==> flow/design.v <==
`timescale 1ns / 1ps
module BlockA(
	input a,
	input b,
	input c_in,
	output s,
	output g,
	output p
	);
assign s = a ^ b ^ c_in;
assign g = a & b;
assign p = a | b;
endmodule
module BlockB(
	input c_in,
	input G_ij,
	input G_jk,
	input P_ij,
	input P_jk,
	output c_pass,
	output c_out,
	output G_out,
	output P_out
	);
assign G_out = G_jk | (P_jk & G_ij);
assign P_out = P_jk & P_ij;
assign c_pass = c_in;
assign c_out = G_ij | (P_ij & c_in);
endmodule
`timescale 1ns / 1ps
module EightBitAdder(
    input [7:0] a,
    input [7:0] b,
	 input carry_in,
    output [7:0] s,
    output carry_out
    );
		wire c [0:14];
		wire g [0:14];
		wire p [0:14];
		assign c[14] = carry_in;
		assign carry_out = g[14]|(p[14]&carry_in);
		generate
		genvar i;
			for(i = 0; i<8; i = i+1)
			begin: Block_Generator
				BlockA A(
					.a(a[i]),
					.b(b[i]),
					.s(s[i]),
					.g(g[i]),
					.p(p[i]),
					.c_in(c[i])
					);
				if	(i < 7)
					BlockB B(
						.c_in(c[i+8]),
						.c_pass(c[2*i]),
						.c_out(c[2*i+1]),
						.G_ij(g[2*i]),
						.G_jk(g[2*i+1]),
						.G_out(g[i+8]),
						.P_ij(p[2*i]),
						.P_jk(p[2*i+1]),
						.P_out(p[i+8])
						);
			end
		endgenerate
endmodule
`timescale 1ns / 1ps
module AddSubCLA129Bits(
		input [128:0] a,
		input [128:0] b,
		input add_sub,
		output [128:0] s,
		output carry_out
		);
		wire c [0:254];
		wire g [0:254];
		wire p [0:254];
		wire b_add_sub [128:0];
		wire [1:0] g_con, p_con;
		wire c_con;
		assign carry_out = (g_con[1]|(p_con[1]&add_sub))^add_sub;
		generate
		genvar i;
			for(i = 0; i<129; i = i+1)
			begin: Block_Generator
				if (i < 128)
					BlockA A(
						.a(a[i]),
						.b(b_add_sub[i]),
						.s(s[i]),
						.g(g[i]),
						.p(p[i]),
						.c_in(c[i])
						);
				if	(i < 127)
					BlockB B(
						.c_in(c[i+128]),
						.c_pass(c[2*i]),
						.c_out(c[2*i+1]),
						.G_ij(g[2*i]),
						.G_jk(g[2*i+1]),
						.G_out(g[i+128]),
						.P_ij(p[2*i]),
						.P_jk(p[2*i+1]),
						.P_out(p[i+128])
						);
				assign b_add_sub[i] = b[i]^add_sub;
			end
		endgenerate
		BlockA LastBit_A(
			.a(a[128]),
			.b(b_add_sub[128]),
			.s(s[128]),
			.g(g_con[0]),
			.p(p_con[0]),
			.c_in(c_con)
			);
		BlockB B_08(
			.c_in(add_sub),
			.c_pass(c[254]),
			.c_out(c_con),
			.G_ij(g[254]),
			.G_jk(g_con[0]),
			.G_out(g_con[1]),
			.P_ij(p[254]),
			.P_jk(p_con[0]),
			.P_out(p_con[1])
			);
endmodule
`timescale 1ns / 1ps
module SequentialNonrestoringDivider128Bit(
    input [127:0] dividend_q,
    input [127:0] divisor_m,
    input clk,
	 input reset_n,
    output [127:0] quotient,
	 output [127:0] remainder,
	 output done
    );
	parameter [2:0] 	START = 3'b000,
							SHIFT = 3'b001,
							ACCUM = 3'b010,
							FIX_REMAINDER = 3'b011,
							DONE = 3'b100;
	reg [2:0] state;
	reg [7:0] count;
	reg [127:0] q_shift;
	reg [129:0] a_shift;
	reg add_sub_control;
	wire [129:0] add_sub_out;
	wire [7:0] count_plusone;
	EightBitAdder count_inc (
		.a(count),
		.b(8'b0),
		.carry_in(1'b1),
		.s(count_plusone),
		.carry_out()
		);
	wire add_sub_carry;
	AddSubCLA129Bits add_sub (
		.a(a_shift[128:0]), 
		.b({1'b0, divisor_m}), 
		.add_sub(add_sub_control), 
		.s(add_sub_out[128:0]), 
		.carry_out(add_sub_carry)
		);
	assign add_sub_out[129] = a_shift[129] ^ add_sub_carry;
	always @(posedge clk or negedge reset_n)
	begin
		if (!reset_n) 
			state <= START;
		else
		begin
			case (state)
				START: 			begin
									q_shift <= dividend_q;
									a_shift <= 130'h0;
									add_sub_control <= 1;
									count <= 8'h00;
									state <= SHIFT;
									end
				SHIFT: 			begin
									count <= count + 1;
									{a_shift, q_shift} <= {a_shift[128:0], q_shift, 1'b0};
									state <= ACCUM;
									end
				ACCUM:			begin
									a_shift <= add_sub_out[129:0];
									if (add_sub_out[129])
										begin
										add_sub_control <= 0;
										q_shift[0] <= 0;
										end
									else
										begin
										add_sub_control <= 1;
										q_shift[0] <= 1;
										end
									state <= (count == 8'b10000000)? FIX_REMAINDER : SHIFT;
									end
				FIX_REMAINDER:	begin
									if (a_shift[129])
										begin
										add_sub_control <= 0;
										a_shift <= add_sub_out[129:0];
										state <= FIX_REMAINDER;
										end
									else
										begin
										state <= DONE;
										end
									end
				DONE:				begin
									state <= DONE;
									end
			endcase
		end
	end
	assign done = state[2];
	assign quotient = q_shift;
	assign remainder = a_shift[127:0];
endmodule
==> flow/run.sh <==
#!/bin/bash
# the make line also repeats each setting of config.mk as NAME=value (left out here)
make -C /OpenROAD-flow-scripts/flow DESIGN_CONFIG=/design/flow/config.mk WORK_HOME=/design/flow/orfs CLKGATE_MAP_FILE= finish
==> flow/config.mk <==
export PLATFORM = sky130hd
export DESIGN_NAME = SequentialNonrestoringDivider128Bit
export DESIGN_NICKNAME = SequentialNonrestoringDivider128Bit
export VERILOG_FILES = /design/flow/design.v
export SDC_FILE = /design/flow/constraint.sdc
export NUM_CORES = 4
export LEC_CHECK = 0
export CAP_MARGIN = 20
export CORE_MARGIN = 2
export CORE_UTILIZATION = 58
export SLEW_MARGIN = 35
==> flow/constraint.sdc <==
create_clock -name core_clock -period 4.49 [get_ports {clk}]
set_input_delay 0.8980 -clock core_clock [delete_from_list [all_inputs] [get_ports {clk}]]
set_output_delay 0.8980 -clock core_clock [all_outputs]
set_load 0.01 [all_outputs]
==> qor.tcl, run 1 <==
set qor(io_count) 515
set qor(whs_ns) 0.5372
set qor(first_global_vias) 18542
set qor(timing.reg2reg.setup_slack_ns) -0.13
set qor(crit_path_start_kind) {primary input}
set qor(pin_slew_with_the_least_headroom_to_its_limit_ns) 0.8560
set qor(std_cell_rows) 70
set qor(maximum_level_of_the_cts_h_tree) 2
set qor(synthAdderAreaFrac) 0.2120
set qor(postSynthAreaPerCell_um2) 9.492
set qor(dieWidth_um) 195.9
set qor(fp_nets) 2832
set qor(crit_end) {a_shift[129]}
set qor(ys_warn_count) 3
set qor(cp_num_buf_inv) 5
set qor(leading_power_group) {sequential cells}
set qor(critical_path_peak_fanout) 3
set qor(stdcell_count) 3335
set qor(clock_distribution_power_w) 0.00267
set qor(finalSetupViolations) 27
set qor(grt_first_pass_wirelength_um) 97820
set qor(pg_seq_w) 0.00277
set qor(ys_top_logic_family) {adder cells}
set qor(clock_latency_at_the_later_pin_of_the_worst_skew_pair_ns) 0.53
set qor(antenna_found_initial) 5
set qor(synth.lib_cells_used.distinct) 59
set qor(timing_worst_setup_path_type) {in2reg}
set qor(finish.net_count) 3421
set qor(synth_stat.cells) 2250
set qor(placed_cells) 3256
set qor(library_cell_with_the_largest_summed_area_after_synthesis) {sky130_fd_sc_hd__edfxtp_1}
set qor(crit_path_max_incr_delay_ns) 0.59
set qor(timing_max_transition_violations_final) 0
set qor(flops_latches_synth) 270
set qor(clock_path_buffers) 3
set qor(power.ir.vdd_worst_mv) 0.2490
set qor(dp_hpwl_um) 46710
set qor(tritoncts_clock_tree) {done}
set qor(floorplan.die.height_um) 195.9
set qor(final-hold-violation-count) 0
set qor(power.switching_fraction) 0.2468
set qor(post-layout-total-power_w) 0.006455
set qor(yosys.stat.chipArea_um2) 21360
set qor(cts.clk_slew.worst_paths_ns) 0.06
set qor(instance_count_on_the_critical_path) 18
set qor(detailroute.via_count) 17615
set qor(placeableCoreArea_um2) 36430
set qor(final.min_clock_period_ns) 4.641
set qor(fin_skew_ns) 0.01806
set qor(postSynthCellCount) 2250
set qor(cp.arrival_ns) 4.90
set qor(layout_worst_path_cycle_share) 1.034
set qor(synth.cell_area_um2) 21360
set qor(synth_compound_gate_area_share) 0.08999
set qor(synthDominantCellAreaShare) 0.3754
set qor(drt_first_pass_iters) 5
set qor(crit_path_cell_trace) {clkdlybuf4s50_1, xor2_1, inv_1, ha_1, or4_1, nor3_2, buf_4, o211a_4, o211ai_4, o31a_1, buf_4, o41ai_4, mux2i_1, nand4b_1, ha_1, inv_2, o21ai_2, o22ai_1}
set qor(power.combinational.fraction) 0.157
set qor(fp.dieArea_um2) 38370
set qor(flop_cell) {sky130_fd_sc_hd__edfxtp_1}
set qor(numClockSinks) 270
set qor(drt_first_iter_violations) 1034
set qor(routedWlPerCell_um) 19.27
set qor(clock_power_share) 0.414
set qor(min-delay-path-class) {reg2reg}
set qor(post_drt_via_cell_ratio) 5.282
set qor(simple_gate_share) 0.1176
set qor(worstHoldEndpoint) {q_shift[109]}
set qor(synth_xor_xnor_area_share) 0.08161
set qor(reg2reg_to) {a_shift[129]}
set qor(timing.critical_path.to_type) {flip-flop}
set qor(place_congestion) 0.8800
set qor(numPortBuffers) 514
set qor(synthToLayoutAreaGrowth_pct) 39.27
set qor(fin_ws_ns) -0.1505
set qor(seqPwrFrac) 0.429
set qor(proportion_of_register_bits_with_asynchronous_set_or_reset_after_synthesis) 0.01111
set qor(maxCapViolations) 0
set qor(synth-edff-count) 267
set qor(slew_headroom) 0.4294
set qor(grt_setup_unrepaired) {true}
set qor(largest_net_degree_at_the_start_of_global_routing) 129
set qor(common_cells) {sky130_fd_sc_hd__nand2_1, sky130_fd_sc_hd__inv_1, sky130_fd_sc_hd__edfxtp_1, sky130_fd_sc_hd__ha_1, sky130_fd_sc_hd__xor2_1}
set qor(timing.critical_path.max_delay_family) {AND-OR/OR-AND gates}
set qor(power.leakage_nw) 13.27
set qor(synth.mux.area_fraction) 0.001875
set qor(comb-power_w) 0.00101
set qor(ant_nets) 0
set qor(yosys-top-cells-area) {sky130_fd_sc_hd__edfxtp_1, sky130_fd_sc_hd__ha_1, sky130_fd_sc_hd__nand2_1, sky130_fd_sc_hd__xor2_1, sky130_fd_sc_hd__inv_1}
set qor(layout.failed_checks) {setup timing}
set qor(overall_global_routing_resource_usage) 0.3237
set qor(cell_int_power_w) 0.004862
set qor(timing_limited_maximum_frequency_mhz) 215.5
set qor(wirelength_um) 64280
set qor(cp.required_ns) 4.75
set qor(power-per-cell-area_nw_per_um2) 217.0
set qor(outcome) {complete, but fails checks}
set qor(worst-r2r-cell-count) 19
set qor(hold_path_depth) 2
set qor(r2r_start) {add_sub_control}
set qor(net_load_switching_power_w) 0.001593
set qor(clk_root_buffer_cell) {sky130_fd_sc_hd__clkbuf_16}
set qor(cp-startpoint) {divisor_m[19]}
set qor(floorplan.initialDensity) 0.5862
set qor(grt-ovfl-total) 0
set qor(critPathSlowestCell) {sky130_fd_sc_hd__or4_1}
set qor(seq_area_frac_synth) 0.3789
set qor(min_from) {q_shift[108]}
set qor(post-synth-top-count-cell) {sky130_fd_sc_hd__nand2_1}
set qor(drt_drc_violations_left) 0
set qor(stage_log_warnings) 226
set qor(cts_hold_buf) 0
set qor(numCtsBuffers) 34
## per-layer routing
layer / global-route usage / vias to the layer above / share of wire
met5: 0 / - / 0
met4: 0.1352 / 0 / 0.044
met3: 0.07409 / 150 / 0.074
met2: 0.5782 / 617 / 0.51
met1: 0.3742 / 8536 / 0.37
li1: - / 8312 / -
## layout make-up
cell class,instances,area [um2]
Multi-Input combinational cell,1437,11490
Antenna cell,6,15.01
Fill cell,2290,6691
Inverter,340,1276
Tap cell,468,585.6
Clock inverter,9,113.9
Timing Repair Buffer,756,7222
Clock buffer,49,947.2
Sequential cell,270,8093
## metrics by stage
stage | worst slack (ns) | utilization | TNS [ns] | cell area [um2]
after CTS | -0.05706 | 0.8032 | -0.3015 | 29270
after detailed placement | -0.8793 | 0.7613 | -46.58 | 27740
final | -0.1505 | 0.8163 | -1.434 | 29740
after global placement | -0.7664 | 0.7600 | -38.50 | 27690
after floorplan | 0.01812 | - | 0 | 21410
after global routing | -0.2882 | 0.8163 | -5.890 | 29740
## repair_timing
item	CTS	global route
setup buffers	10	3
cloned	1	2
endpoints found under the setup margin	52	64
pin swaps	34	41
resized	68	86
==> inputs of run 2 (changes only) <==
CELL_PAD_IN_SITES_DETAIL_PLACEMENT = 0   (was default)
CELL_PAD_IN_SITES_GLOBAL_PLACEMENT = 3   (was default)
CORE_MARGIN = 9   (was 2)
CORE_UTILIZATION = 40   (was 58)
CTS_CLUSTER_DIAMETER = 37   (was default)
CTS_CLUSTER_SIZE = 53   (was default)
GPL_TIMING_DRIVEN = 0   (was default)
HOLD_SLACK_MARGIN = 0.07   (was default)
MAX_ROUTING_LAYER = met4   (was default)
MIN_ROUTING_LAYER = met2   (was default)
SETUP_SLACK_MARGIN = 0.77   (was default)
SLEW_MARGIN = 20   (was 35)
TNS_END_PERCENT = 70   (was default)
clock period = 4.89 ns   (was 4.49 ns; I/O delays follow)
==> run 2 against run 1 <==
  * The flow now stops in global placement
  * Die area is 62% higher
  * Synthesized cell count did not move
  * Area after synthesis stayed put
==> qor.tcl, run 2 <==
set qor(outcome) {aborted with a tool error}
set qor(flow.stopped_at) {global placement}
set qor(error_line) {[ERROR GPL-0301] Utilization 100.171 % exceeds 100%.}
set qor(dieWidth_um) 249.1 ;# +27%
set qor(placeableCoreArea_um2) 52660 ;# +45%
set qor(synth.cell_area_um2) 21360 ;# unchanged
set qor(synth-edff-count) 267 ;# unchanged
set qor(synthAdderAreaFrac) 0.2120 ;# unchanged
set qor(yosys.stat.chipArea_um2) 21360 ;# unchanged
set qor(fp.dieArea_um2) 62030 ;# +62%
set qor(floorplan.initialDensity) 0.4056 ;# -0.1806
set qor(synthDominantCellAreaShare) 0.3754 ;# unchanged
set qor(flop_cell) {sky130_fd_sc_hd__edfxtp_1}
set qor(postSynthAreaPerCell_um2) 9.492 ;# unchanged
set qor(std_cell_rows) 84 ;# +20%
set qor(library_cell_with_the_largest_summed_area_after_synthesis) {sky130_fd_sc_hd__edfxtp_1}
set qor(ys_top_logic_family) {adder cells}
set qor(seq_area_frac_synth) 0.3789 ;# unchanged
set qor(synth_compound_gate_area_share) 0.08999 ;# unchanged
set qor(flops_latches_synth) 270 ;# unchanged
set qor(floorplan.die.height_um) 249.1 ;# +27%
set qor(yosys-top-cells-area) {sky130_fd_sc_hd__edfxtp_1, sky130_fd_sc_hd__ha_1, sky130_fd_sc_hd__nand2_1, sky130_fd_sc_hd__xor2_1, sky130_fd_sc_hd__inv_1}
set qor(synth_stat.cells) 2250 ;# unchanged
set qor(synth.lib_cells_used.distinct) 59 ;# unchanged
set qor(synth_xor_xnor_area_share) 0.08161 ;# unchanged
set qor(fp_nets) 2832 ;# unchanged
set qor(ys_warn_count) 3 ;# unchanged
set qor(simple_gate_share) 0.1176 ;# unchanged
set qor(io_count) 515 ;# unchanged
set qor(proportion_of_register_bits_with_asynchronous_set_or_reset_after_synthesis) 0.01111 ;# unchanged
set qor(common_cells) {sky130_fd_sc_hd__nand2_1, sky130_fd_sc_hd__inv_1, sky130_fd_sc_hd__edfxtp_1, sky130_fd_sc_hd__ha_1, sky130_fd_sc_hd__xor2_1}
set qor(post-synth-top-count-cell) {sky130_fd_sc_hd__nand2_1}
set qor(postSynthCellCount) 2250 ;# unchanged
set qor(synth.mux.area_fraction) 0.001875 ;# unchanged
==> inputs of run 3 (changes only) <==
CELL_PAD_IN_SITES_DETAIL_PLACEMENT = 1   (was 0)
HOLD_SLACK_MARGIN = default   (was 0.07)
MIN_ROUTING_LAYER = met1   (was met2)
==> run 3 against run 2 <==
  * Die area is the same
  * The run again fails in global placement
  * Area after synthesis stayed put
  * Synthesized cell count is the same
==> qor.tcl, run 3 <==
set qor(outcome) {aborted with a tool error}
set qor(flow.stopped_at) {global placement}
set qor(error_line) {[ERROR GPL-0301] Utilization 100.171 % exceeds 100%.}
set qor(library_cell_with_the_largest_summed_area_after_synthesis) {sky130_fd_sc_hd__edfxtp_1}
set qor(fp.dieArea_um2) 62030 ;# unchanged
set qor(simple_gate_share) 0.1176 ;# unchanged
set qor(common_cells) {sky130_fd_sc_hd__nand2_1, sky130_fd_sc_hd__inv_1, sky130_fd_sc_hd__edfxtp_1, sky130_fd_sc_hd__ha_1, sky130_fd_sc_hd__xor2_1}
set qor(post-synth-top-count-cell) {sky130_fd_sc_hd__nand2_1}
set qor(yosys-top-cells-area) {sky130_fd_sc_hd__edfxtp_1, sky130_fd_sc_hd__ha_1, sky130_fd_sc_hd__nand2_1, sky130_fd_sc_hd__xor2_1, sky130_fd_sc_hd__inv_1}
set qor(synthAdderAreaFrac) 0.2120 ;# unchanged
set qor(ys_warn_count) 3 ;# unchanged
set qor(seq_area_frac_synth) 0.3789 ;# unchanged
set qor(ys_top_logic_family) {adder cells}
set qor(std_cell_rows) 84 ;# unchanged
set qor(dieWidth_um) 249.1 ;# unchanged
set qor(yosys.stat.chipArea_um2) 21360 ;# unchanged
set qor(proportion_of_register_bits_with_asynchronous_set_or_reset_after_synthesis) 0.01111 ;# unchanged
set qor(synth_compound_gate_area_share) 0.08999 ;# unchanged
set qor(postSynthAreaPerCell_um2) 9.492 ;# unchanged
set qor(synth_stat.cells) 2250 ;# unchanged
set qor(placeableCoreArea_um2) 52660 ;# unchanged
set qor(synth.mux.area_fraction) 0.001875 ;# unchanged
set qor(flops_latches_synth) 270 ;# unchanged
set qor(postSynthCellCount) 2250 ;# unchanged
set qor(floorplan.initialDensity) 0.4056 ;# unchanged
set qor(floorplan.die.height_um) 249.1 ;# unchanged
set qor(synth.cell_area_um2) 21360 ;# unchanged
set qor(fp_nets) 2832 ;# unchanged
set qor(synthDominantCellAreaShare) 0.3754 ;# unchanged
set qor(flop_cell) {sky130_fd_sc_hd__edfxtp_1}
set qor(synth-edff-count) 267 ;# unchanged
set qor(synth_xor_xnor_area_share) 0.08161 ;# unchanged
set qor(synth.lib_cells_used.distinct) 59 ;# unchanged
set qor(io_count) 515 ;# unchanged
==> inputs of run 4 (changes only) <==
CELL_PAD_IN_SITES_DETAIL_PLACEMENT = default   (was 1)
CELL_PAD_IN_SITES_GLOBAL_PLACEMENT = default   (was 3)
CORE_MARGIN = 2   (was 9)
CTS_CLUSTER_DIAMETER = default   (was 37)
CTS_CLUSTER_SIZE = default   (was 53)
GPL_TIMING_DRIVEN = default   (was 0)
MAX_ROUTING_LAYER = default   (was met4)
MIN_ROUTING_LAYER = default   (was met1)
SETUP_SLACK_MARGIN = 0.63   (was 0.77)
TNS_END_PERCENT = default   (was 70)
clock period = 5.26 ns   (was 4.89 ns; I/O delays follow)
==> run 4 against run 3 <==
  * Now clean on timing, DRC and antenna
  * Die area is 11% lower
  * Synthesized cell count stayed put
  * Area after synthesis stayed put
==> qor.tcl, run 4 <==
set qor(cp-startpoint) {divisor_m[1]}
set qor(placeableCoreArea_um2) 52660 ;# unchanged
set qor(worstHoldEndpoint) {q_shift[65]}
set qor(comb-power_w) 0.000817
set qor(grt_first_pass_wirelength_um) 99950
set qor(outcome) {timing/DRC/antenna clean}
set qor(synth.mux.area_fraction) 0.001875 ;# unchanged
set qor(post-synth-top-count-cell) {sky130_fd_sc_hd__nand2_1}
set qor(antenna_found_initial) 5
set qor(proportion_of_register_bits_with_asynchronous_set_or_reset_after_synthesis) 0.01111 ;# unchanged
set qor(timing.critical_path.mode_cell) {sky130_fd_sc_hd__ha_1}
set qor(std_cell_rows) 84 ;# unchanged
set qor(slew_headroom) 0.4413
set qor(power.ir.vdd_worst_mv) 0.2150
set qor(library_cell_with_the_largest_summed_area_after_synthesis) {sky130_fd_sc_hd__edfxtp_1}
set qor(pin_slew_with_the_least_headroom_to_its_limit_ns) 0.8380
set qor(ant_nets) 0
set qor(overall_global_routing_resource_usage) 0.2289
set qor(power.switching_fraction) 0.2449
set qor(cell_int_power_w) 0.004226
set qor(instance_count_on_the_critical_path) 20
set qor(fillerInstances) 4528
set qor(crit_path_cell_trace) {clkdlybuf4s50_1, xor2_1, inv_1, ha_1, nor3_1, o21ai_1, a21oi_4, nor4_4, nor3_4, o211a_1, o211ai_4, o31a_1, buf_6, o41ai_4, mux2i_1, nand4b_1, ha_1, inv_2, o21ai_2, o22ai_1}
set qor(stage_log_warnings) 226
set qor(grt-ovfl-total) 0
set qor(power.leakage_nw) 13.17
set qor(min_from) {q_shift[64]}
set qor(io_count) 515 ;# unchanged
set qor(whs_ns) 0.5389
set qor(synth.lib_cells_used.distinct) 59 ;# unchanged
set qor(finalSetupTns_ns) 0
set qor(clock_distribution_power_w) 0.00242
set qor(tritoncts_clock_tree) {done}
set qor(reg2reg_to) {a_shift[129]}
set qor(clock_latency_at_the_later_pin_of_the_worst_skew_pair_ns) 0.55
set qor(floorplan.initialDensity) 0.4056 ;# unchanged
set qor(hold_path_depth) 2
set qor(grt_setup_unrepaired) {true}
set qor(power.combinational.fraction) 0.146
set qor(synthAdderAreaFrac) 0.2120 ;# unchanged
set qor(finalSetupViolations) 0
set qor(cts.clk_slew.worst_paths_ns) 0.06
set qor(final.min_clock_period_ns) 4.608
set qor(net_load_switching_power_w) 0.001371
set qor(flops_latches_synth) 270 ;# unchanged
set qor(fp.dieArea_um2) 55260 ;# -11%
set qor(largest_net_degree_at_the_start_of_global_routing) 136
set qor(crit_path_max_incr_delay_ns) 0.52
set qor(clock_power_share) 0.432
set qor(power-per-cell-area_nw_per_um2) 187.6
set qor(cp_num_buf_inv) 4
set qor(clk_root_buffer_cell) {sky130_fd_sc_hd__clkbuf_16}
set qor(detailroute.via_count) 16920
set qor(synth_stat.cells) 2250 ;# unchanged
set qor(crit_path_start_kind) {primary input}
set qor(postSynthCellCount) 2250 ;# unchanged
set qor(pg_seq_w) 0.00236
set qor(timing_worst_setup_path_type) {in2reg}
set qor(synth-edff-count) 267 ;# unchanged
set qor(timing.critical_path.max_delay_family) {AND-OR/OR-AND gates}
set qor(final-hold-violation-count) 0
set qor(seq_area_frac_synth) 0.3789 ;# unchanged
set qor(clock_path_buffers) 3
set qor(common_cells) {sky130_fd_sc_hd__nand2_1, sky130_fd_sc_hd__inv_1, sky130_fd_sc_hd__edfxtp_1, sky130_fd_sc_hd__ha_1, sky130_fd_sc_hd__xor2_1}
set qor(synthDominantCellAreaShare) 0.3754 ;# unchanged
set qor(drt_drc_violations_left) 0
set qor(register_area_um2) 8093
set qor(leading_power_group) {the clock network}
set qor(wirelength_um) 65650
set qor(maximum_level_of_the_cts_h_tree) 2
set qor(simple_gate_share) 0.1176 ;# unchanged
set qor(floorplan.die.height_um) 235.1 ;# -5.6%
set qor(synthToLayoutAreaGrowth_pct) 39.64
set qor(timing_max_transition_violations_final) 0
set qor(post_drt_via_cell_ratio) 4.840
set qor(crit_end) {a_shift[129]}
set qor(r2r_start) {add_sub_control}
set qor(synth_xor_xnor_area_share) 0.08161 ;# unchanged
set qor(finish.net_count) 3362
set qor(postSynthAreaPerCell_um2) 9.492 ;# unchanged
set qor(yosys-top-cells-area) {sky130_fd_sc_hd__edfxtp_1, sky130_fd_sc_hd__ha_1, sky130_fd_sc_hd__nand2_1, sky130_fd_sc_hd__xor2_1, sky130_fd_sc_hd__inv_1}
set qor(timing_limited_maximum_frequency_mhz) 217.0
set qor(timing.critical_path.to_type) {flip-flop}
set qor(place_congestion) 0.8642
set qor(dp_hpwl_um) 47130
set qor(dieWidth_um) 235.1 ;# -5.6%
set qor(first_global_vias) 17664
set qor(numPortBuffers) 514
set qor(numCtsBuffers) 37
set qor(ys_top_logic_family) {adder cells}
set qor(finish.utilization) 0.5664
set qor(yosys.stat.chipArea_um2) 21360 ;# unchanged
set qor(worst-r2r-cell-count) 23
set qor(drt_first_pass_iters) 5
set qor(critPathSlowestCell) {sky130_fd_sc_hd__clkdlybuf4s50_1}
set qor(fp_nets) 2832 ;# unchanged
set qor(min-delay-path-class) {reg2reg}
set qor(routedWlPerCell_um) 18.78
set qor(seqPwrFrac) 0.422
set qor(critical_path_peak_fanout) 4
set qor(flop_cell) {sky130_fd_sc_hd__edfxtp_1}
set qor(maxCapViolations) 0
set qor(ys_warn_count) 3 ;# unchanged
set qor(fin_skew_ns) 0.01863
set qor(comb_area_um2) 11650
set qor(drt_first_iter_violations) 765
set qor(timing.reg2reg.setup_slack_ns) 0.67
set qor(cp.required_ns) 5.54
set qor(layout_worst_path_cycle_share) 0.8760
set qor(cp.arrival_ns) 4.89
set qor(synth.cell_area_um2) 21360 ;# unchanged
set qor(synth_compound_gate_area_share) 0.08999 ;# unchanged
set qor(numClockSinks) 270
run 4: layout make-up:
class                      count  area share
multi-input combinational   1437      0.3906
sequential                   270      0.2714
timing repair buffer         694      0.2284
inverter                     340     0.04279
clock buffer                  47     0.03302
tap                          688     0.02887
clock inverter                19    0.004783
antenna                        1  0.00008391
run 4: what timing repair did:
item,4_1_cts,5_1_grt
cloned,2,4
endpoints found under the setup margin,46,45
endpoints found under the hold margin,0,0
hold buffers,0,0
pin swaps,35,49
gates resized,82,122
setup buffers,15,16
run 4: metrics by stage:
| step | cells | power [W] | worst slack, ns | cell area (um2) |
|---|---|---|---|---|
| 2_1_floorplan | 2250 | 0.002789 | 0.6343 | 21380 |
| 3_3_place_gp | 3391 | 0.003148 | -0.2745 | 27310 |
| 3_5_place_dp | 3391 | 0.003167 | -0.3432 | 27310 |
| 4_1_cts | 3474 | 0.005629 | 0.6406 | 29000 |
| 5_1_grt | 3496 | 0.005815 | 0.4901 | 29820 |
| 6_report | 3496 | 0.005596 | 0.6525 | 29820 |
run 4: routing by layer:
layer / GRT usage / vias up / routed length (um)
met2: 0.3976 / 447 / 32550
met3: 0.06062 / 90 / 4472
met5: 0 / - / 54
li1: - / 8193 / -
met4: 0.06003 / 8 / 1551
met1: 0.2804 / 8182 / 27020
==> inputs of run 5 (changes only) <==
CORE_UTILIZATION = 57   (was 40)
SETUP_SLACK_MARGIN = default   (was 0.63)
clock period = 5.95 ns   (was 5.26 ns; I/O delays follow)
==> run 5 against run 4 <==
  * Still clean
  * Synthesized cell count unchanged
  * Non-clock buffer count is 147 lower
  * Combinational power decreased by 25%
  * Setup slack improved by 0.23 ns
  * Critical path type unchanged
  * Largest power group is now sequential cells
  * Highest routed layer unchanged
==> qor.tcl, run 5 <==
set qor(outcome) {timing/DRC/antenna clean}
set qor(ant_nets) 0 ;# unchanged
set qor(hold_path_depth) 2 ;# unchanged
set qor(numClockSinks) 270 ;# unchanged
set qor(flop_cell) {sky130_fd_sc_hd__edfxtp_1}
set qor(finalSetupTns_ns) 0 ;# unchanged
set qor(ys_warn_count) 3 ;# unchanged
set qor(synth.cell_area_um2) 21360 ;# unchanged
set qor(comb-power_w) 0.000614 ;# -25%
set qor(drt_first_iter_violations) 862 ;# +13%
set qor(floorplan.initialDensity) 0.5806 ;# +0.1750
set qor(seq_area_frac_synth) 0.3789 ;# unchanged
set qor(synth-edff-count) 267 ;# unchanged
set qor(common_cells) {sky130_fd_sc_hd__nand2_1, sky130_fd_sc_hd__inv_1, sky130_fd_sc_hd__edfxtp_1, sky130_fd_sc_hd__ha_1, sky130_fd_sc_hd__xor2_1}
set qor(timing.critical_path.to_type) {flip-flop}
set qor(drt_drc_violations_left) 0 ;# unchanged
set qor(power.ir.vdd_worst_mv) 0.2018 ;# -6.2%
set qor(cts.clk_slew.worst_paths_ns) 0.06 ;# about the same
set qor(reg2reg_to) {a_shift[129]}
set qor(cp.arrival_ns) 5.38 ;# +0.49 ns
set qor(clock_latency_at_the_later_pin_of_the_worst_skew_pair_ns) 0.60 ;# +0.05 ns
set qor(placeableCoreArea_um2) 36790 ;# -30%
set qor(min-delay-path-class) {reg2reg}
set qor(timing_worst_setup_path_type) {in2reg}
set qor(timing.reg2reg.setup_slack_ns) 1.00 ;# +0.33 ns
set qor(maxCapViolations) 0 ;# unchanged
set qor(cell_int_power_w) 0.003450 ;# -18%
set qor(power-per-cell-area_nw_per_um2) 167.9 ;# -11%
set qor(dp_hpwl_um) 44500 ;# -5.6%
set qor(post-synth-top-count-cell) {sky130_fd_sc_hd__nand2_1}
set qor(overall_global_routing_resource_usage) 0.2961 ;# +0.06719
set qor(dieWidth_um) 197.6 ;# -16%
set qor(grt_first_pass_wirelength_um) 90030 ;# -9.9%
set qor(largest_net_degree_at_the_start_of_global_routing) 112 ;# -18%
set qor(fin_ws_ns) 0.8866 ;# +0.2341 ns
set qor(crit_path_start_kind) {primary input}
set qor(std_cell_rows) 70 ;# -17%
set qor(worstHoldEndpoint) {q_shift[114]}
set qor(simple_gate_share) 0.1176 ;# unchanged
set qor(synth_stat.cells) 2250 ;# unchanged
set qor(first_global_vias) 16843 ;# -4.6%
set qor(place_congestion) 0.9114 ;# +5.5%
set qor(library_cell_with_the_largest_summed_area_after_synthesis) {sky130_fd_sc_hd__edfxtp_1}
set qor(pin_slew_with_the_least_headroom_to_its_limit_ns) 1.142 ;# +0.3039 ns
set qor(critical_path_peak_fanout) 4 ;# unchanged
set qor(fp_nets) 2832 ;# unchanged
set qor(timing_max_transition_violations_final) 0 ;# unchanged
set qor(proportion_of_register_bits_with_asynchronous_set_or_reset_after_synthesis) 0.01111 ;# unchanged
set qor(numPortBuffers) 514 ;# unchanged
set qor(routedWlPerCell_um) 18.81 ;# +0.16%
set qor(fillerInstances) 2702 ;# -40%
set qor(synth_compound_gate_area_share) 0.08999 ;# unchanged
set qor(detailedPlace.worstSlack_ns) 0.1711 ;# +0.5143 ns
set qor(clk_root_buffer_cell) {sky130_fd_sc_hd__clkbuf_16}
set qor(post_drt_via_cell_ratio) 5.242 ;# +8.3%
set qor(clock_distribution_power_w) 0.00185 ;# -24%
set qor(timing.critical_path.max_delay_family) {AND-OR/OR-AND gates}
set qor(synthToLayoutAreaGrowth_pct) 27.06
set qor(yosys-top-cells-area) {sky130_fd_sc_hd__edfxtp_1, sky130_fd_sc_hd__ha_1, sky130_fd_sc_hd__nand2_1, sky130_fd_sc_hd__xor2_1, sky130_fd_sc_hd__inv_1}
set qor(clock_path_buffers) 3 ;# unchanged
set qor(wirelength_um) 58700 ;# -11%
set qor(worst-r2r-cell-count) 18 ;# -22%
set qor(grt_setup_unrepaired) {false}
set qor(cts_hold_buf) 0 ;# unchanged
set qor(drt_first_pass_iters) 5 ;# unchanged
set qor(grt-ovfl-total) 0 ;# unchanged
set qor(yosys.stat.chipArea_um2) 21360 ;# unchanged
set qor(maximum_level_of_the_cts_h_tree) 1 ;# -1
set qor(antenna_found_initial) 9 ;# +4
set qor(instance_count_on_the_critical_path) 18 ;# -10%
set qor(numCtsBuffers) 31 ;# -16%
set qor(clock_power_share) 0.407 ;# -0.025
set qor(cts_resized) 0 ;# -100%
set qor(seqPwrFrac) 0.458 ;# +0.036
set qor(tritoncts_clock_tree) {done}
set qor(crit_end) {a_shift[113]}
set qor(slew_headroom) 0.2387 ;# -0.2026
set qor(finish.net_count) 3209 ;# -4.6%
set qor(crit_path_max_incr_delay_ns) 0.51 ;# about the same
set qor(post_cts_buffers) 0 ;# -15
set qor(net_load_switching_power_w) 0.001106 ;# -19%
set qor(detailroute.via_count) 16361 ;# -3.3%
set qor(stage_log_warnings) 224 ;# -0.88%
set qor(synth_xor_xnor_area_share) 0.08161 ;# unchanged
set qor(finalSetupViolations) 0 ;# unchanged
set qor(cp_num_buf_inv) 4 ;# unchanged
set qor(cp-startpoint) {divisor_m[3]}
set qor(crit_path_cell_trace) {clkdlybuf4s50_1, xnor2_1, ha_1, inv_1, a221oi_1, a21oi_2, nor4_2, nor3_2, o211a_1, o211ai_2, buf_4, o21ai_1, buf_4, a21oi_1, o21bai_1, fa_1, xnor2_1, o22ai_1}
set qor(r2r_start) {add_sub_control}
set qor(fp.dieArea_um2) 39030 ;# -29%
set qor(ys_top_logic_family) {adder cells}
set qor(io_count) 515 ;# unchanged
set qor(postSynthAreaPerCell_um2) 9.492 ;# unchanged
set qor(min_from) {q_shift[113]}
set qor(synth.lib_cells_used.distinct) 59 ;# unchanged
set qor(cp.required_ns) 6.26 ;# +0.72 ns
set qor(postSynthCellCount) 2250 ;# unchanged
set qor(final.min_clock_period_ns) 5.063
set qor(leading_power_group) {sequential cells}
set qor(fin_skew_ns) 0.01584 ;# -0.002782 ns
set qor(synth.mux.area_fraction) 0.001875 ;# unchanged
set qor(critPathSlowestCell) {sky130_fd_sc_hd__a221oi_1}
set qor(finish.utilization) 0.7377 ;# +0.1713
set qor(floorplan.die.height_um) 197.6 ;# -16%
set qor(flops_latches_synth) 270 ;# unchanged
set qor(post-layout-total-power_w) 0.004556 ;# -19%
set qor(pg_seq_w) 0.00209 ;# -11%
set qor(timing_limited_maximum_frequency_mhz) 197.5
set qor(power.leakage_nw) 11.99 ;# -9.0%
set qor(synthDominantCellAreaShare) 0.3754 ;# unchanged
set qor(power.switching_fraction) 0.2428 ;# -0.002156
set qor(final-hold-violation-count) 0 ;# unchanged
set qor(power.combinational.fraction) 0.135 ;# -0.011
set qor(layout_worst_path_cycle_share) 0.8510 ;# -0.02496
set qor(synthAdderAreaFrac) 0.2120 ;# unchanged
==> run 5: stage by stage <==
stage          std cells  hold WS [ns]  cell area, um2
2_1_floorplan       2250        0.5703           21360
3_3_place_gp        3061        0.5181           26160
3_5_place_dp        3061        0.5265           26160
4_1_cts             3114        0.5414           27100
5_1_grt             3119        0.5656           27130
6_report            3121        0.5372           27130
==> run 5: cell type report <==
| class | instances | area, um2 | share of cell area |
|---|---|---|---|
| tap | 468 | 585.6 | 0.02158 |
| inverter | 340 | 1276 | 0.04703 |
| clock inverter | 15 | 138.9 | 0.005118 |
| multi-input combinational | 1437 | 10780 | 0.3973 |
| antenna | 6 | 15.01 | 0.0005533 |
| timing repair buffer | 547 | 5443 | 0.2006 |
| clock buffer | 38 | 802.0 | 0.02956 |
| sequential | 270 | 8093 | 0.2982 |
==> run 5: metal layers <==
metal | vias to the layer above | global-route usage | part of all wire
met2 | 532 | 0.5013 | 0.48
met1 | 7751 | 0.3545 | 0.39
met3 | 149 | 0.07512 | 0.079
li1 | 7923 | - | -
met5 | - | 0 | 0.00056
met4 | 6 | 0.1373 | 0.054
==> inputs of run 6 (changes only) <==
CORE_UTILIZATION = 66   (was 57)
CTS_CLUSTER_DIAMETER = 351   (was default)
clock period = 4.44 ns   (was 5.95 ns; I/O delays follow)
==> run 6 against run 5 <==
  * The flow now stops in global routing
  * Area after synthesis is the same
  * Die area is 13% lower
  * Synthesized cell count unchanged
==> qor.tcl, run 6 <==
set qor(outcome) {aborted with a tool error}
set qor(flow.stopped_at) {global routing}
set qor(error_line) {[ERROR GRT-0232] Routing congestion too high. Check the congestion heatmap in the GUI.}
set qor(cts_hold_buf) 0 ;# unchanged
set qor(post_dp_cell_area_um2) 27590 ;# +5.5%
set qor(synthAdderAreaFrac) 0.2120 ;# unchanged
set qor(place_congestion) 0.9383 ;# +3.0%
set qor(dieWidth_um) 183.9 ;# -6.9%
set qor(synth.cell_area_um2) 21360 ;# unchanged
set qor(ys_top_logic_family) {adder cells}
set qor(floorplan.initialDensity) 0.6733 ;# +0.09276
set qor(numPortBuffers) 514 ;# unchanged
set qor(synth_stat.cells) 2250 ;# unchanged
set qor(flop_cell) {sky130_fd_sc_hd__edfxtp_1}
set qor(numCtsBuffers) 34 ;# +9.7%
set qor(synth_xor_xnor_area_share) 0.08161 ;# unchanged
set qor(maximum_level_of_the_cts_h_tree) 2 ;# +1
set qor(fp_nets) 2832 ;# unchanged
set qor(overall_global_routing_resource_usage) 0.7441
set qor(seq_area_frac_synth) 0.3789 ;# unchanged
set qor(yosys.stat.chipArea_um2) 21360 ;# unchanged
set qor(post-synth-top-count-cell) {sky130_fd_sc_hd__nand2_1}
set qor(proportion_of_register_bits_with_asynchronous_set_or_reset_after_synthesis) 0.01111 ;# unchanged
set qor(simple_gate_share) 0.1176 ;# unchanged
set qor(flops_latches_synth) 270 ;# unchanged
set qor(numClockSinks) 270 ;# unchanged
set qor(postSynthAreaPerCell_um2) 9.492 ;# unchanged
set qor(common_cells) {sky130_fd_sc_hd__nand2_1, sky130_fd_sc_hd__inv_1, sky130_fd_sc_hd__edfxtp_1, sky130_fd_sc_hd__ha_1, sky130_fd_sc_hd__xor2_1}
set qor(synthDominantCellAreaShare) 0.3754 ;# unchanged
set qor(detailedPlace.worstSlack_ns) -1.048 ;# -1.219 ns
set qor(io_count) 515 ;# unchanged
set qor(library_cell_with_the_largest_summed_area_after_synthesis) {sky130_fd_sc_hd__edfxtp_1}
set qor(clock_path_buffers) 3 ;# unchanged
set qor(yosys-top-cells-area) {sky130_fd_sc_hd__edfxtp_1, sky130_fd_sc_hd__ha_1, sky130_fd_sc_hd__nand2_1, sky130_fd_sc_hd__xor2_1, sky130_fd_sc_hd__inv_1}
set qor(clk_root_buffer_cell) {sky130_fd_sc_hd__clkbuf_16}
set qor(grt-ovfl-total) 20
set qor(ys_warn_count) 3 ;# unchanged
set qor(synth_compound_gate_area_share) 0.08999 ;# unchanged
set qor(fp.dieArea_um2) 33810 ;# -13%
set qor(floorplan.die.height_um) 183.9 ;# -6.9%
set qor(dp_hpwl_um) 49310 ;# +11%
set qor(synth.mux.area_fraction) 0.001875 ;# unchanged
set qor(synth.lib_cells_used.distinct) 59 ;# unchanged
set qor(synth-edff-count) 267 ;# unchanged
set qor(placeableCoreArea_um2) 31720 ;# -14%
set qor(postSynthCellCount) 2250 ;# unchanged
set qor(std_cell_rows) 65 ;# -7.1%
==> run 6: layer usage <==
metal / GRT overflow / global-route usage
met2: 6 / 0.9072
met4: 12 / 0.7408
met3: 0 / 0.6262
met5: 2 / 0.3748
met1: 0 / 0.7142
==> run 6: timing repair <==
item / CTS
pin swaps: 54
setup endpoints to repair: 63
hold endpoints to repair: 0
setup buffers: 15
resized: 165
cloned: 3
==> run 6: stage by stage <==
step | hold WS, ns | std cells | TNS, ns
2_1_floorplan | 0.5703 | 2250 | 0
3_5_place_dp | 0.5227 | 3186 | -52.64
4_1_cts | 0.5209 | 3264 | -0.2478
3_3_place_gp | 0.5121 | 3186 | -39.42
==> inputs of run 7 (changes only) <==
CORE_UTILIZATION = 67   (was 66)
CTS_CLUSTER_DIAMETER = default   (was 351)
CTS_CLUSTER_SIZE = 57   (was default)
TNS_END_PERCENT = 5   (was default)
clock period = 4.46 ns   (was 4.44 ns; I/O delays follow)
==> run 7 against run 6 <==
  * The flow again stops in global routing
  * Area after synthesis unchanged
  * Synthesized cell count unchanged
  * Die area down 1.5%
==> qor.tcl, run 7 <==
set qor(post-synth-top-count-cell) {sky130_fd_sc_hd__nand2_1}
set qor(io_count) 515 ;# unchanged
set qor(fp.dieArea_um2) 33320 ;# -1.5%
set qor(maximum_level_of_the_cts_h_tree) 1 ;# -1
set qor(ys_top_logic_family) {adder cells}
set qor(flop_cell) {sky130_fd_sc_hd__edfxtp_1}
set qor(detailedPlace.worstSlack_ns) -0.8970 ;# +0.1508 ns
set qor(outcome) {aborted with a tool error}
set qor(floorplan.die.height_um) 182.5 ;# -0.73%
set qor(numClockSinks) 270 ;# unchanged
set qor(synth.cell_area_um2) 21360 ;# unchanged
set qor(seq_area_frac_synth) 0.3789 ;# unchanged
set qor(proportion_of_register_bits_with_asynchronous_set_or_reset_after_synthesis) 0.01111 ;# unchanged
set qor(dp_hpwl_um) 50180 ;# +1.8%
set qor(dieWidth_um) 182.5 ;# -0.73%
set qor(synth_xor_xnor_area_share) 0.08161 ;# unchanged
set qor(numPortBuffers) 514 ;# unchanged
set qor(std_cell_rows) 65 ;# unchanged
set qor(library_cell_with_the_largest_summed_area_after_synthesis) {sky130_fd_sc_hd__edfxtp_1}
set qor(clk_root_buffer_cell) {sky130_fd_sc_hd__clkbuf_16}
set qor(yosys.stat.chipArea_um2) 21360 ;# unchanged
set qor(synthAdderAreaFrac) 0.2120 ;# unchanged
set qor(ys_warn_count) 3 ;# unchanged
set qor(yosys-top-cells-area) {sky130_fd_sc_hd__edfxtp_1, sky130_fd_sc_hd__ha_1, sky130_fd_sc_hd__nand2_1, sky130_fd_sc_hd__xor2_1, sky130_fd_sc_hd__inv_1}
set qor(synth_compound_gate_area_share) 0.08999 ;# unchanged
set qor(placeableCoreArea_um2) 31470 ;# -0.77%
set qor(synth.lib_cells_used.distinct) 59 ;# unchanged
set qor(floorplan.initialDensity) 0.6786 ;# +0.005220
set qor(flops_latches_synth) 270 ;# unchanged
set qor(simple_gate_share) 0.1176 ;# unchanged
set qor(cts_hold_buf) 0 ;# unchanged
set qor(place_congestion) 0.9458 ;# +0.80%
set qor(postSynthCellCount) 2250 ;# unchanged
set qor(flow.stopped_at) {global routing}
set qor(common_cells) {sky130_fd_sc_hd__nand2_1, sky130_fd_sc_hd__inv_1, sky130_fd_sc_hd__edfxtp_1, sky130_fd_sc_hd__ha_1, sky130_fd_sc_hd__xor2_1}
set qor(synth-edff-count) 267 ;# unchanged
set qor(fp_nets) 2832 ;# unchanged
set qor(synth_stat.cells) 2250 ;# unchanged
set qor(postSynthAreaPerCell_um2) 9.492 ;# unchanged
set qor(numCtsBuffers) 31 ;# -8.8%
set qor(synth.mux.area_fraction) 0.001875 ;# unchanged
set qor(clock_path_buffers) 3 ;# unchanged
set qor(synthDominantCellAreaShare) 0.3754 ;# unchanged
run 7: metrics by stage:
stage	cells	instance area, um2
2_1_floorplan	2250	21370
3_3_place_gp	3183	27530
4_1_cts	3251	29250
3_5_place_dp	3183	27530
run 7: timing repair:
action / in CTS
endpoints found under the setup margin: 41
resized: 110
setup buffers: 8
pin swaps: 39
cloned: 2
==> inputs of run 8 (changes only) <==
ABC_AREA = 1   (was default)
CORE_UTILIZATION = 70   (was 67)
CTS_CLUSTER_DIAMETER = 206   (was default)
CTS_CLUSTER_SIZE = 35   (was 57)
SETUP_SLACK_MARGIN = 0.7   (was default)
TNS_END_PERCENT = default   (was 5)
clock period = 2.84 ns   (was 4.46 ns; I/O delays follow)
==> run 8 against run 7 <==
  * Die area shrank 3.2%
  * The flow stops in clock tree synthesis
  * Area after synthesis grew 1.0%
  * Synthesized cell count grew 4.3%
==> qor.tcl, run 8 <==
set qor(outcome) {aborted with a tool error}
set qor(ys_top_logic_family) {adder cells}
set qor(simple_gate_share) 0.1343 ;# +0.01663
set qor(place_congestion) 1.065 ;# +13%
set qor(ys_warn_count) 3 ;# unchanged
set qor(fp_nets) 2928 ;# +3.4%
set qor(synth-edff-count) 267 ;# unchanged
set qor(synth_compound_gate_area_share) 0.07308 ;# -0.01691
set qor(synth.cell_area_um2) 21570 ;# +1.0%
set qor(placed_cells) 3392 ;# +6.6%
set qor(flops_latches_synth) 270 ;# unchanged
set qor(library_cell_with_the_largest_summed_area_after_synthesis) {sky130_fd_sc_hd__edfxtp_1}
set qor(error_line) {[ERROR DPL-0038] Utilization greater than 100%, impossible to legalize}
set qor(synthAdderAreaFrac) 0.2098 ;# -0.002127
set qor(yosys-top-cells-area) {sky130_fd_sc_hd__edfxtp_1, sky130_fd_sc_hd__ha_1, sky130_fd_sc_hd__nand2_1, sky130_fd_sc_hd__inv_1, sky130_fd_sc_hd__xnor2_1}
set qor(seq_area_frac_synth) 0.3751 ;# -0.003802
set qor(synthDominantCellAreaShare) 0.3717 ;# -0.003767
set qor(synth_stat.cells) 2346 ;# +4.3%
set qor(floorplan.initialDensity) 0.7090 ;# +0.03041
set qor(numPortBuffers) 514 ;# unchanged
set qor(post-synth-top-count-cell) {sky130_fd_sc_hd__nand2_1}
set qor(synth.mux.area_fraction) 0 ;# -0.001875
set qor(dieWidth_um) 179.6 ;# -1.6%
set qor(yosys.stat.chipArea_um2) 21570 ;# +1.0%
set qor(proportion_of_register_bits_with_asynchronous_set_or_reset_after_synthesis) 0.01111 ;# unchanged
set qor(io_count) 515 ;# unchanged
set qor(dp_hpwl_um) 61350 ;# +22%
set qor(fp.dieArea_um2) 32240 ;# -3.2%
set qor(postSynthCellCount) 2346 ;# +4.3%
set qor(flow.stopped_at) {clock tree synthesis}
set qor(flop_cell) {sky130_fd_sc_hd__edfxtp_1}
set qor(floorplan.die.height_um) 179.6 ;# -1.6%
set qor(placeableCoreArea_um2) 30430 ;# -3.3%
set qor(synth.lib_cells_used.distinct) 45 ;# -24%
set qor(common_cells) {sky130_fd_sc_hd__nand2_1, sky130_fd_sc_hd__inv_1, sky130_fd_sc_hd__edfxtp_1, sky130_fd_sc_hd__ha_1, sky130_fd_sc_hd__xnor2_1}
set qor(synth_xor_xnor_area_share) 0.07957 ;# -0.002037
set qor(std_cell_rows) 64 ;# -1.5%
set qor(postSynthAreaPerCell_um2) 9.196 ;# -3.1%
==> run 8: metrics by stage <==
stage	worst slack (ns)	power [W]	cell area (um2)	hold slack, ns
after detailed placement	-1.510	0.007366	29040	0.5296
after floorplan	-0.5670	0.006067	22020	0.2724
after global placement	-1.125	0.007088	29040	0.5185
==> inputs of run 9 (changes only) <==
CELL_PAD_IN_SITES_DETAIL_PLACEMENT = 1   (was default)
CORE_MARGIN = 7   (was 2)
CORE_UTILIZATION = 23   (was 70)
CTS_CLUSTER_DIAMETER = default   (was 206)
CTS_CLUSTER_SIZE = 68   (was 35)
MAX_ROUTING_LAYER = met4   (was default)
PLACE_DENSITY = 0.64   (was default)
SETUP_SLACK_MARGIN = default   (was 0.7)
SLEW_MARGIN = 25   (was 20)
TNS_END_PERCENT = 60   (was default)
clock period = 5.5 ns   (was 2.84 ns; I/O delays follow)
==> run 9 against run 8 <==
  * The run now finishes clean
  * Area after synthesis unchanged
  * Die area rose to 3.2 times the previous value
  * Synthesized cell count unchanged
==> qor.tcl, run 9 <==
set qor(outcome) {timing/DRC/antenna clean}
set qor(critPathSlowestCell) {sky130_fd_sc_hd__clkdlybuf4s50_1}
set qor(worstHoldEndpoint) {q_shift[34]}
set qor(synth_stat.cells) 2346 ;# unchanged
set qor(grt-ovfl-total) 0
set qor(fin_skew_ns) 0.02275
set qor(grt_first_pass_wirelength_um) 112900
set qor(synthAdderAreaFrac) 0.2098 ;# unchanged
set qor(simple_gate_share) 0.1343 ;# unchanged
set qor(finalSetupViolations) 0
set qor(reg2reg_to) {a_shift[63]}
set qor(power-per-cell-area_nw_per_um2) 214.4
set qor(ant_nets) 0
set qor(clock_latency_at_the_later_pin_of_the_worst_skew_pair_ns) 0.56
set qor(yosys-top-cells-area) {sky130_fd_sc_hd__edfxtp_1, sky130_fd_sc_hd__ha_1, sky130_fd_sc_hd__nand2_1, sky130_fd_sc_hd__inv_1, sky130_fd_sc_hd__xnor2_1}
set qor(seq_area_frac_synth) 0.3751 ;# unchanged
set qor(fin_ws_ns) 1.099
set qor(crit_end) {a_shift[63]}
set qor(cell_int_power_w) 0.004405
set qor(post_cts_buffers) 0
set qor(proportion_of_register_bits_with_asynchronous_set_or_reset_after_synthesis) 0.01111 ;# unchanged
set qor(instance_count_on_the_critical_path) 18
set qor(cp_num_buf_inv) 2
set qor(flops_latches_synth) 270 ;# unchanged
set qor(cts_hold_buf) 0
set qor(clock_distribution_power_w) 0.00258
set qor(synth.lib_cells_used.distinct) 45 ;# unchanged
set qor(grt_setup_unrepaired) {false}
set qor(timing_worst_setup_path_type) {in2reg}
set qor(crit_path_start_kind) {primary input}
set qor(clk_root_buffer_cell) {sky130_fd_sc_hd__clkbuf_16}
set qor(crit_path_max_incr_delay_ns) 0.51
set qor(leading_power_group) {the clock network}
set qor(top_signal_layer_used) {met4}
set qor(hold_path_depth) 2
set qor(min-delay-path-class) {reg2reg}
set qor(numClockSinks) 270
set qor(library_cell_with_the_largest_summed_area_after_synthesis) {sky130_fd_sc_hd__edfxtp_1}
set qor(pin_slew_with_the_least_headroom_to_its_limit_ns) 0.8859
set qor(met3RoutedLength_um) 6105
set qor(drt-met1-wl_um) 30450
set qor(std_cell_rows) 112 ;# +75%
set qor(fp.dieArea_um2) 102600 ;# +220%
set qor(timing.critical_path.max_delay_family) {simple AND/OR/NAND/NOR gates}
set qor(worst-r2r-cell-count) 18
set qor(synth.cell_area_um2) 21570 ;# unchanged
set qor(timing.critical_path.to_type) {flip-flop}
set qor(synth.mux.area_fraction) 0 ;# unchanged
set qor(cp.arrival_ns) 4.68
set qor(timing_max_transition_violations_final) 0
set qor(synth_xor_xnor_area_share) 0.07957 ;# unchanged
set qor(io_count) 515 ;# unchanged
set qor(routedWlPerCell_um) 18.72
set qor(critical_path_peak_fanout) 4
set qor(power.ir.vdd_worst_mv) 0.1695
set qor(numPortBuffers) 514 ;# unchanged
set qor(drt_drc_violations_left) 0
set qor(synth_compound_gate_area_share) 0.07308 ;# unchanged
set qor(drt_first_pass_iters) 5
set qor(ys_warn_count) 3 ;# unchanged
set qor(yosys.stat.chipArea_um2) 21570 ;# unchanged
set qor(ys_top_logic_family) {adder cells}
set qor(synthDominantCellAreaShare) 0.3717 ;# unchanged
set qor(tritoncts_clock_tree) {done}
set qor(min_from) {q_shift[33]}
set qor(post_drt_via_cell_ratio) 4.188
set qor(comb-power_w) 0.00117
set qor(place_congestion) 0.8075 ;# -24%
set qor(timing.critical_path.mode_cell) {sky130_fd_sc_hd__nor2_1}
set qor(flop_cell) {sky130_fd_sc_hd__edfxtp_1}
set qor(power.switching_fraction) 0.2818
set qor(maxCapViolations) 0
set qor(net_load_switching_power_w) 0.001729
set qor(final.min_clock_period_ns) 4.401
set qor(seqPwrFrac) 0.388
set qor(cp.required_ns) 5.78
set qor(wirelength_um) 75250
set qor(pg_seq_w) 0.00238
set qor(antenna_found_initial) 15
set qor(register_area_um2) 8093
set qor(detailroute.via_count) 16831
set qor(dieWidth_um) 320.3 ;# +78%
set qor(largest_net_degree_at_the_start_of_global_routing) 152
set qor(layout_worst_path_cycle_share) 0.8002
set qor(common_cells) {sky130_fd_sc_hd__nand2_1, sky130_fd_sc_hd__inv_1, sky130_fd_sc_hd__edfxtp_1, sky130_fd_sc_hd__ha_1, sky130_fd_sc_hd__xnor2_1}
set qor(timing_limited_maximum_frequency_mhz) 227.2
set qor(detailedPlace.worstSlack_ns) 0.4755 ;# +1.986 ns
set qor(first_global_vias) 18877
set qor(power.leakage_nw) 12.37
set qor(clock_path_buffers) 3
set qor(routed-wl-met2_um) 36630
set qor(cp-startpoint) {divisor_m[0]}
set qor(overall_global_routing_resource_usage) 0.1448
set qor(synth-edff-count) 267 ;# unchanged
set qor(power.combinational.fraction) 0.191
set qor(numCtsBuffers) 39
set qor(fp_nets) 2928 ;# unchanged
set qor(postSynthCellCount) 2346 ;# unchanged
set qor(slew_headroom) 0.4080
set qor(finalSetupTns_ns) 0
set qor(final-hold-violation-count) 0
set qor(post-synth-top-count-cell) {sky130_fd_sc_hd__nand2_1}
set qor(timing.reg2reg.setup_slack_ns) 1.23
set qor(cts.clk_slew.worst_paths_ns) 0.06
set qor(maximum_level_of_the_cts_h_tree) 2
set qor(floorplan.initialDensity) 0.2315 ;# -0.4775
set qor(comb_area_um2) 10750
set qor(drt_first_iter_violations) 682
set qor(clock_power_share) 0.421
set qor(r2r_start) {add_sub_control}
set qor(stage_log_warnings) 222
set qor(finish.net_count) 3306
set qor(floorplan.die.height_um) 320.3 ;# +78%
set qor(crit_path_cell_trace) {clkdlybuf4s50_1, nor2_1, nor2_1, inv_1, ha_1, nor2_1, nand3_1, nor2_1, nand2_1, nor2_2, nor2_1, o21bai_1, a21oi_1, o21bai_1, a21oi_1, fa_1, xor2_1, o22ai_1}
set qor(fillerInstances) 10736
set qor(postSynthAreaPerCell_um2) 9.196 ;# unchanged
set qor(dp_hpwl_um) 58700 ;# -4.3%
set qor(synthToLayoutAreaGrowth_pct) 32.62
set qor(cts_resized) 0
set qor(placeableCoreArea_um2) 93190 ;# +210%
## run 9: metal layers
metal / up-vias / GRT usage
li1: 8069 / -
met1: 8182 / 0.1626
met2: 468 / 0.2452
met3: 112 / 0.05016
met4: 0 / 0.04052
met5: - / -
## run 9: per-stage QoR
stage	total power, W	cell area [um2]	util	hold slack, ns	instances
6_report	0.006134	28610	0.3070	0.5458	4019
5_1_grt	0.006443	28610	0.3070	0.5632	4018
4_1_cts	0.006249	28580	0.3067	0.5477	4008
3_5_place_dp	0.003609	27320	0.2932	0.5324	3937
3_3_place_gp	0.003559	27320	0.2932	0.5184	3937
2_1_floorplan	0.003114	21580	-	0.5078	2346
## run 9: layout make-up
type / instances / area share
diodes: 11 / 0.0009621
multi-input cells: 1473 / 0.3757
flip-flops and latches: 270 / 0.2829
clock inverters: 20 / 0.008178
clock buffers: 51 / 0.03603
repair buffers: 536 / 0.1882
inverters: 404 / 0.05318
well taps: 1254 / 0.05484
==> inputs of run 10 (changes only) <==
ABC_AREA = default   (was 1)
CAP_MARGIN = 0   (was 20)
CELL_PAD_IN_SITES_DETAIL_PLACEMENT = default   (was 1)
CELL_PAD_IN_SITES_GLOBAL_PLACEMENT = 0   (was default)
CORE_MARGIN = 2   (was 7)
CORE_UTILIZATION = 71   (was 23)
CTS_CLUSTER_DIAMETER = 356   (was default)
CTS_CLUSTER_SIZE = 36   (was 68)
GPL_ROUTABILITY_DRIVEN = 0   (was default)
MIN_ROUTING_LAYER = met1   (was default)
PLACE_DENSITY = default   (was 0.64)
SETUP_SLACK_MARGIN = 1.25   (was default)
SLEW_MARGIN = 20   (was 25)
TNS_END_PERCENT = 95   (was 60)
clock period = 4.35 ns   (was 5.5 ns; I/O delays follow)
==> run 10 against run 9 <==
  * The run now fails in clock tree synthesis
  * Area after synthesis is 1.0% lower
  * Synthesized cell count is 4.1% lower
  * Die area is 69% lower
==> qor.tcl, run 10 <==
set qor(outcome) {aborted with a tool error}
set qor(flow.stopped_at) {clock tree synthesis}
set qor(error_line) {[ERROR DPL-0038] Utilization greater than 100%, impossible to legalize}
set qor(synth.mux.area_fraction) 0.001875 ;# +0.001875
set qor(postSynthAreaPerCell_um2) 9.492 ;# +3.2%
set qor(fp_nets) 2832 ;# -3.3%
set qor(dp_hpwl_um) 58560 ;# -0.25%
set qor(synth.lib_cells_used.distinct) 59 ;# +31%
set qor(yosys.stat.chipArea_um2) 21360 ;# -1.0%
set qor(placed_cells) 3159 ;# -20%
set qor(floorplan.initialDensity) 0.7206 ;# +0.4891
set qor(fp.dieArea_um2) 31480 ;# -69%
set qor(synth-edff-count) 267 ;# unchanged
set qor(flops_latches_synth) 270 ;# unchanged
set qor(post_dp_cell_area_um2) 27930 ;# +2.2%
set qor(synth_xor_xnor_area_share) 0.08161 ;# +0.002037
set qor(simple_gate_share) 0.1176 ;# -0.01663
set qor(common_cells) {sky130_fd_sc_hd__nand2_1, sky130_fd_sc_hd__inv_1, sky130_fd_sc_hd__edfxtp_1, sky130_fd_sc_hd__ha_1, sky130_fd_sc_hd__xor2_1}
set qor(synth.cell_area_um2) 21360 ;# -1.0%
set qor(post-synth-top-count-cell) {sky130_fd_sc_hd__nand2_1}
set qor(library_cell_with_the_largest_summed_area_after_synthesis) {sky130_fd_sc_hd__edfxtp_1}
set qor(synth_compound_gate_area_share) 0.08999 ;# +0.01691
set qor(std_cell_rows) 63 ;# -44%
set qor(postSynthCellCount) 2250 ;# -4.1%
set qor(synthDominantCellAreaShare) 0.3754 ;# +0.003767
set qor(proportion_of_register_bits_with_asynchronous_set_or_reset_after_synthesis) 0.01111 ;# unchanged
set qor(placeableCoreArea_um2) 29640 ;# -68%
set qor(seq_area_frac_synth) 0.3789 ;# +0.003802
set qor(flop_cell) {sky130_fd_sc_hd__edfxtp_1}
set qor(synthAdderAreaFrac) 0.2120 ;# +0.002127
set qor(yosys-top-cells-area) {sky130_fd_sc_hd__edfxtp_1, sky130_fd_sc_hd__ha_1, sky130_fd_sc_hd__nand2_1, sky130_fd_sc_hd__xor2_1, sky130_fd_sc_hd__inv_1}
set qor(floorplan.die.height_um) 177.4 ;# -45%
set qor(ys_warn_count) 3 ;# unchanged
set qor(synth_stat.cells) 2250 ;# -4.1%
set qor(numPortBuffers) 514 ;# unchanged
set qor(dieWidth_um) 177.4 ;# -45%
set qor(io_count) 515 ;# unchanged
set qor(ys_top_logic_family) {adder cells}
run 10: metrics by stage:
stage	util	setup slack (ns)
3_5_place_dp	0.9424	-0.9072
2_1_floorplan	-	0.2430
3_3_place_gp	0.9424	-0.6082
==> inputs of run 11 (changes only) <==
ABC_AREA = 0   (was default)
CAP_MARGIN = 20   (was 0)
CELL_PAD_IN_SITES_DETAIL_PLACEMENT = 1   (was default)
CELL_PAD_IN_SITES_GLOBAL_PLACEMENT = 2   (was 0)
CORE_ASPECT_RATIO = 1.93   (was default)
CTS_CLUSTER_DIAMETER = 232   (was 356)
CTS_CLUSTER_SIZE = 92   (was 36)
GPL_ROUTABILITY_DRIVEN = 1   (was 0)
GPL_TIMING_DRIVEN = 0   (was default)
MIN_ROUTING_LAYER = default   (was met1)
PLACE_DENSITY_LB_ADDON = 0.24   (was default)
SETUP_SLACK_MARGIN = default   (was 1.25)
TNS_END_PERCENT = 35   (was 95)
clock period = 5.88 ns   (was 4.35 ns; I/O delays follow)
==> run 11 against run 10 <==
  * The run fails in global placement without I/O
  * Area after synthesis unchanged
  * Die area increased by 0.24%
  * Synthesized cell count unchanged
==> qor.tcl, run 11 <==
set qor(outcome) {aborted with a tool error}
set qor(flow.stopped_at) {global placement without I/O}
set qor(error_line) {[ERROR FLW-0024] Place density exceeds 1.0 (current PLACE_DENSITY_LB_ADDON =  0.24). Please check if the value of  PLACE_DENSITY_LB_ADDON is between 0 and 0.99.}
set qor(flop_cell) {sky130_fd_sc_hd__edfxtp_1}
set qor(postSynthAreaPerCell_um2) 9.492 ;# unchanged
set qor(placeableCoreArea_um2) 29730 ;# +0.30%
set qor(seq_area_frac_synth) 0.3789 ;# unchanged
set qor(synth.mux.area_fraction) 0.001875 ;# unchanged
set qor(fp.dieArea_um2) 31560 ;# +0.24%
set qor(synthAdderAreaFrac) 0.2120 ;# unchanged
set qor(dieWidth_um) 128.8 ;# -27%
set qor(synth.cell_area_um2) 21360 ;# unchanged
set qor(std_cell_rows) 88 ;# +40%
set qor(ys_warn_count) 3 ;# unchanged
set qor(synth-edff-count) 267 ;# unchanged
set qor(synthDominantCellAreaShare) 0.3754 ;# unchanged
set qor(fp_nets) 2832 ;# unchanged
set qor(floorplan.die.height_um) 244.9 ;# +38%
set qor(synth_xor_xnor_area_share) 0.08161 ;# unchanged
set qor(common_cells) {sky130_fd_sc_hd__nand2_1, sky130_fd_sc_hd__inv_1, sky130_fd_sc_hd__edfxtp_1, sky130_fd_sc_hd__ha_1, sky130_fd_sc_hd__xor2_1}
set qor(flops_latches_synth) 270 ;# unchanged
set qor(yosys-top-cells-area) {sky130_fd_sc_hd__edfxtp_1, sky130_fd_sc_hd__ha_1, sky130_fd_sc_hd__nand2_1, sky130_fd_sc_hd__xor2_1, sky130_fd_sc_hd__inv_1}
set qor(ys_top_logic_family) {adder cells}
set qor(library_cell_with_the_largest_summed_area_after_synthesis) {sky130_fd_sc_hd__edfxtp_1}
set qor(post-synth-top-count-cell) {sky130_fd_sc_hd__nand2_1}
set qor(synth.lib_cells_used.distinct) 59 ;# unchanged
set qor(synth_compound_gate_area_share) 0.08999 ;# unchanged
set qor(floorplan.initialDensity) 0.7184 ;# -0.002184
set qor(yosys.stat.chipArea_um2) 21360 ;# unchanged
set qor(simple_gate_share) 0.1176 ;# unchanged
set qor(proportion_of_register_bits_with_asynchronous_set_or_reset_after_synthesis) 0.01111 ;# unchanged
set qor(synth_stat.cells) 2250 ;# unchanged
set qor(postSynthCellCount) 2250 ;# unchanged
Power and IR drop assume default switching activity.
